// top_module
module top_module(
    input  wire        clkr,
    input  wire        rst,
    input  wire        rxr,
    input  wire [4:0]  btnr,
    output wire        spr,
    output wire [7:0]  hr,
    output wire [7:0]  mr,
    output wire [4:0]  date,
    output wire [4:0]  month,
    output wire [7:0]  year,
    output wire [6:0]  seg,
    output wire [3:0]  an,
    output wire        dp
);
==> flow/config.mk <==
export PLATFORM = sky130hd
export DESIGN_NAME = top_module
export DESIGN_NICKNAME = top_module
export VERILOG_FILES = /design/flow/design.v
export SDC_FILE = /design/flow/constraint.sdc
export NUM_CORES = 4
export LEC_CHECK = 0
export CAP_MARGIN = 20
export CELL_PAD_IN_SITES_DETAIL_PLACEMENT = 1
export CORE_MARGIN = 8
export CORE_UTILIZATION = 40
export CTS_CLUSTER_SIZE = 41
export GPL_ROUTABILITY_DRIVEN = 0
export GPL_TIMING_DRIVEN = 1
export MIN_ROUTING_LAYER = met1
export PLACE_DENSITY_LB_ADDON = 0.29
export SETUP_SLACK_MARGIN = -0.82
export SLEW_MARGIN = 10
export TNS_END_PERCENT = 50
==> flow/constraint.sdc <==
create_clock -name core_clock -period 10.0 [get_ports {clkr}]
set_input_delay 2.0000 -clock core_clock [delete_from_list [all_inputs] [get_ports {clkr}]]
set_output_delay 2.0000 -clock core_clock [all_outputs]
set_load 0.01 [all_outputs]
run.sh (not shown) runs the stock make flow with config.mk's settings and CLKGATE_MAP_FILE=.
The first run completed with no timing, DRC or antenna violations.
Rerun with:
Settings changed: CELL_PAD_IN_SITES_DETAIL_PLACEMENT 1 to default, CORE_ASPECT_RATIO from default to 0.5, CORE_MARGIN 8 to 9, CORE_UTILIZATION 40 to 58, CTS_CLUSTER_DIAMETER from default to 400, CTS_CLUSTER_SIZE 41 to 99, GPL_ROUTABILITY_DRIVEN 0 to default, GPL_TIMING_DRIVEN 1 to default, MIN_ROUTING_LAYER met1 to default, PLACE_DENSITY_LB_ADDON 0.29 to default, SETUP_SLACK_MARGIN -0.82 to default, SLEW_MARGIN 10 to 20, TNS_END_PERCENT 50 to 5.
Result: The changed run ran to the end with no violations; die size came out lower by 26%; sequential power came out lower by about 0.9%; synthesized cell count is unchanged; global-route usage came out higher by 2.2 points; via count came out lower by 3.2%; design area came out lower by 1.1%; area after synthesis stays the same; first-iteration DRC count came out higher by 34%.
Rerun with:
Settings changed: CORE_ASPECT_RATIO 0.5 to default, CORE_MARGIN 9 to 8, CORE_UTILIZATION 58 to 40, CTS_CLUSTER_DIAMETER 400 to default, CTS_CLUSTER_SIZE 99 to 41, GPL_TIMING_DRIVEN from default to 0, MIN_ROUTING_LAYER from default to met2, PLACE_DENSITY_LB_ADDON from default to 0.29, SETUP_SLACK_MARGIN from default to -0.82, TNS_END_PERCENT 5 to 65.
=> The new run went through all stages and came out clean; global-route usage grows by 6.0 points; power grows by 2.1%; non-clock buffer count rose by 49; sequential share of layout area decreases by 0.90 points; setup slack is worse by 0.17 ns; count of clock-buffer cells in the layout came out higher by 2; cell area climbs by about 3.2%; sequential power barely changes.
Rerun with:
Settings changed: CORE_MARGIN 8 to 2, CORE_UTILIZATION 40 to 57, CTS_CLUSTER_DIAMETER from default to 49, CTS_CLUSTER_SIZE 41 to 63, GPL_TIMING_DRIVEN 0 to default, MIN_ROUTING_LAYER met2 to default, PLACE_DENSITY_LB_ADDON 0.29 to default, SETUP_SLACK_MARGIN -0.82 to default, TNS_END_PERCENT 65 to default.
=>
- The new run produced a clean layout
- routed wire length shrinks by about 16%
- final area goes down by 3.4%
- non-clock buffer count is lower by 50

Starting RTL as in the previous note.
Settings: LEC_CHECK=0, ABC_AREA=1, CAP_MARGIN=20, CORE_MARGIN=2, CORE_UTILIZATION=66, SETUP_SLACK_MARGIN=1.5, SLEW_MARGIN=20, TNS_END_PERCENT=10; clock period 5.03 ns.
The first run finished but failed the layout checks on setup timing.
==> next run, changes <==
Settings changed: ABC_AREA 1 to unset, CORE_UTILIZATION 66 to 40, SETUP_SLACK_MARGIN 1.5 to unset, TNS_END_PERCENT 10 to unset.
Clock period 5.03 ns to 8.79 ns, I/O delays scaled along.
After rerunning: The changed run went through all stages and came out clean; setup slack improves by 1.5 ns; final cell count falls by 14%; die size is higher by 68%; final area shrinks by 9.7%.
==> next run, changes <==
Settings changed: ABC_AREA set to 1, CORE_UTILIZATION 40 to 65.
Clock period 8.79 ns to 4.95 ns, I/O delays scaled along.
Outcome: The changed run finished but failed the layout checks on setup timing. Total power is higher to 2.7 times its value. Global-route usage is higher by 14 points. Wire length is higher by about 12%. Core utilization is higher by 40 points.

Starting RTL as in the previous note.
==> flow/config.mk <==
export PLATFORM = sky130hd
export DESIGN_NAME = top_module
export DESIGN_NICKNAME = top_module
export VERILOG_FILES = /design/flow/design.v
export SDC_FILE = /design/flow/constraint.sdc
export NUM_CORES = 4
export LEC_CHECK = 0
export ABC_AREA = 1
export CAP_MARGIN = 20
export CORE_ASPECT_RATIO = 0.74
export CORE_MARGIN = 2
export CORE_UTILIZATION = 44
export CTS_CLUSTER_DIAMETER = 227
export MAX_ROUTING_LAYER = met4
export PLACE_DENSITY_LB_ADDON = 0.01
export SLEW_MARGIN = 20
export TNS_END_PERCENT = 80
==> flow/constraint.sdc <==
create_clock -name core_clock -period 6.15 [get_ports {clkr}]
set_input_delay 1.2300 -clock core_clock [delete_from_list [all_inputs] [get_ports {clkr}]]
set_output_delay 1.2300 -clock core_clock [all_outputs]
set_load 0.01 [all_outputs]
The baseline finished with timing, DRC and antenna clean.
Next try:
==> flow/config.mk (replaced) <==
export PLATFORM = sky130hd
export DESIGN_NAME = top_module
export DESIGN_NICKNAME = top_module
export VERILOG_FILES = /design/flow/design.v
export SDC_FILE = /design/flow/constraint.sdc
export NUM_CORES = 4
export LEC_CHECK = 0
export ABC_AREA = 1
export CAP_MARGIN = 20
export CORE_MARGIN = 2
export CORE_UTILIZATION = 65
export CTS_CLUSTER_SIZE = 73
export SLEW_MARGIN = 20
==> flow/constraint.sdc (replaced) <==
create_clock -name core_clock -period 5.22 [get_ports {clkr}]
set_input_delay 1.0440 -clock core_clock [delete_from_list [all_inputs] [get_ports {clkr}]]
set_output_delay 1.0440 -clock core_clock [all_outputs]
set_load 0.01 [all_outputs]
Result: With this change the flow completed and failed the layout checks on setup timing; non-clock buffer count grows by 101; synthesized area is unchanged; worst setup slack is worse by 0.87 ns.
Next try:
--- a/flow/config.mk
+++ b/flow/config.mk
@@ -7,7 +7,5 @@
 export LEC_CHECK = 0
-export ABC_AREA = 1
 export CAP_MARGIN = 20
 export CORE_MARGIN = 2
-export CORE_UTILIZATION = 65
-export CTS_CLUSTER_SIZE = 73
+export CORE_UTILIZATION = 40
 export SLEW_MARGIN = 20
==> flow/constraint.sdc (replaced) <==
create_clock -name core_clock -period 10.0 [get_ports {clkr}]
set_input_delay 2.0000 -clock core_clock [delete_from_list [all_inputs] [get_ports {clkr}]]
set_output_delay 2.0000 -clock core_clock [all_outputs]
set_load 0.01 [all_outputs]
The changed run went through all stages and came out clean.
Routed wire length shrinks by 4.8%.
Combinational power goes down by 93%.
Die size goes up by 66%.
Worst setup slack gets better by 1.9 ns.
Clock power came out lower by 51%.
Via count falls by 14%.
Hold slack is about the same.
Sequential share of layout area increases by 2.5 points.
Next try:
--- a/flow/config.mk
+++ b/flow/config.mk
@@ -8,4 +8,8 @@
 export CAP_MARGIN = 20
+export CELL_PAD_IN_SITES_GLOBAL_PLACEMENT = 2
 export CORE_MARGIN = 2
 export CORE_UTILIZATION = 40
+export CTS_CLUSTER_DIAMETER = 333
+export CTS_CLUSTER_SIZE = 43
+export SETUP_SLACK_MARGIN = -0.96
 export SLEW_MARGIN = 20
Critical path depth does not change. Global-route usage grows by 0.91 points. Final area stays flat. Clock skew rises by 0.0046 ns. Worst setup slack gets worse by 0.011 ns. Synthesized cell count stays the same. Core utilization hardly moves. Die size is unchanged. First-iteration DRC count is lower by about a fifth. Via count falls slightly.

Setup of job 101:
top_module again, from the RTL that the note above started with.
## top_module
module top_module(
    input  wire        clkr,
    input  wire        rst,
    input  wire        rxr,
    input  wire [4:0]  btnr,
    output wire        spr,
    output wire [7:0]  hr,
    output wire [7:0]  mr,
    output wire [4:0]  date,
    output wire [4:0]  month,
    output wire [7:0]  year,
    output wire [6:0]  seg,
    output wire [3:0]  an,
    output wire        dp
);
==> flow/config.mk <==
export PLATFORM = sky130hd
export DESIGN_NAME = top_module
export DESIGN_NICKNAME = top_module
export VERILOG_FILES = /design/flow/design.v
export SDC_FILE = /design/flow/constraint.sdc
export NUM_CORES = 4
export LEC_CHECK = 0
export ABC_AREA = 1
export CAP_MARGIN = 20
export CORE_MARGIN = 2
export CORE_UTILIZATION = 65
export CTS_CLUSTER_DIAMETER = 201
export PLACE_DENSITY = 0.35
export SETUP_SLACK_MARGIN = 0.92
export SLEW_MARGIN = 20
==> flow/constraint.sdc <==
create_clock -name core_clock -period 4.92 [get_ports {clkr}]
set_input_delay 0.9840 -clock core_clock [delete_from_list [all_inputs] [get_ports {clkr}]]
set_output_delay 0.9840 -clock core_clock [all_outputs]
set_load 0.01 [all_outputs]
In job 101 the implementation ran to completion but is not tape-out ready, as the final checks report negative setup slack.
Inputs modified between job 101 and job 102:
# job 101
export LEC_CHECK = 0
export ABC_AREA = 1
export CAP_MARGIN = 20
export CORE_MARGIN = 2
export CORE_UTILIZATION = 65
export CTS_CLUSTER_DIAMETER = 201
export PLACE_DENSITY = 0.35
export SETUP_SLACK_MARGIN = 0.92
export SLEW_MARGIN = 20
create_clock -name core_clock -period 4.92 [get_ports {clkr}]
# job 102
export LEC_CHECK = 0
export CAP_MARGIN = 20
export CORE_MARGIN = 2
export CORE_UTILIZATION = 59
export SLEW_MARGIN = 20
create_clock -name core_clock -period 5.14 [get_ports {clkr}]
Findings:
Job 102: complete, dirty (negative setup slack)
Count of buffers added by post-CTS timing repair for setup is lower on job 102
The worst hold slack of job 102 was superior to that of job 101.
Compared with job 101, job 102 ends up with a larger final cell area.
Of job 102 and job 101, it is job 102 that has the lower wire length after detailed routing.
Job 102 vs job 101 — wire length of the first global-routing pass rose about 3%.
Diff job 101 -> job 102: power consumption went down by about 40%; number of tap cells inserted went up by about 20%.
~same leftover overflow at the end of global routing in job 102 and job 101
Job 102 against job 101: number of port buffers shows no meaningful change, setup slack increased 330 ps.
met1 routing resource usage after global routing, job 102 and job 101, lower one = job 101.
No activity file was given, so power comes from the tool's default toggle rates.
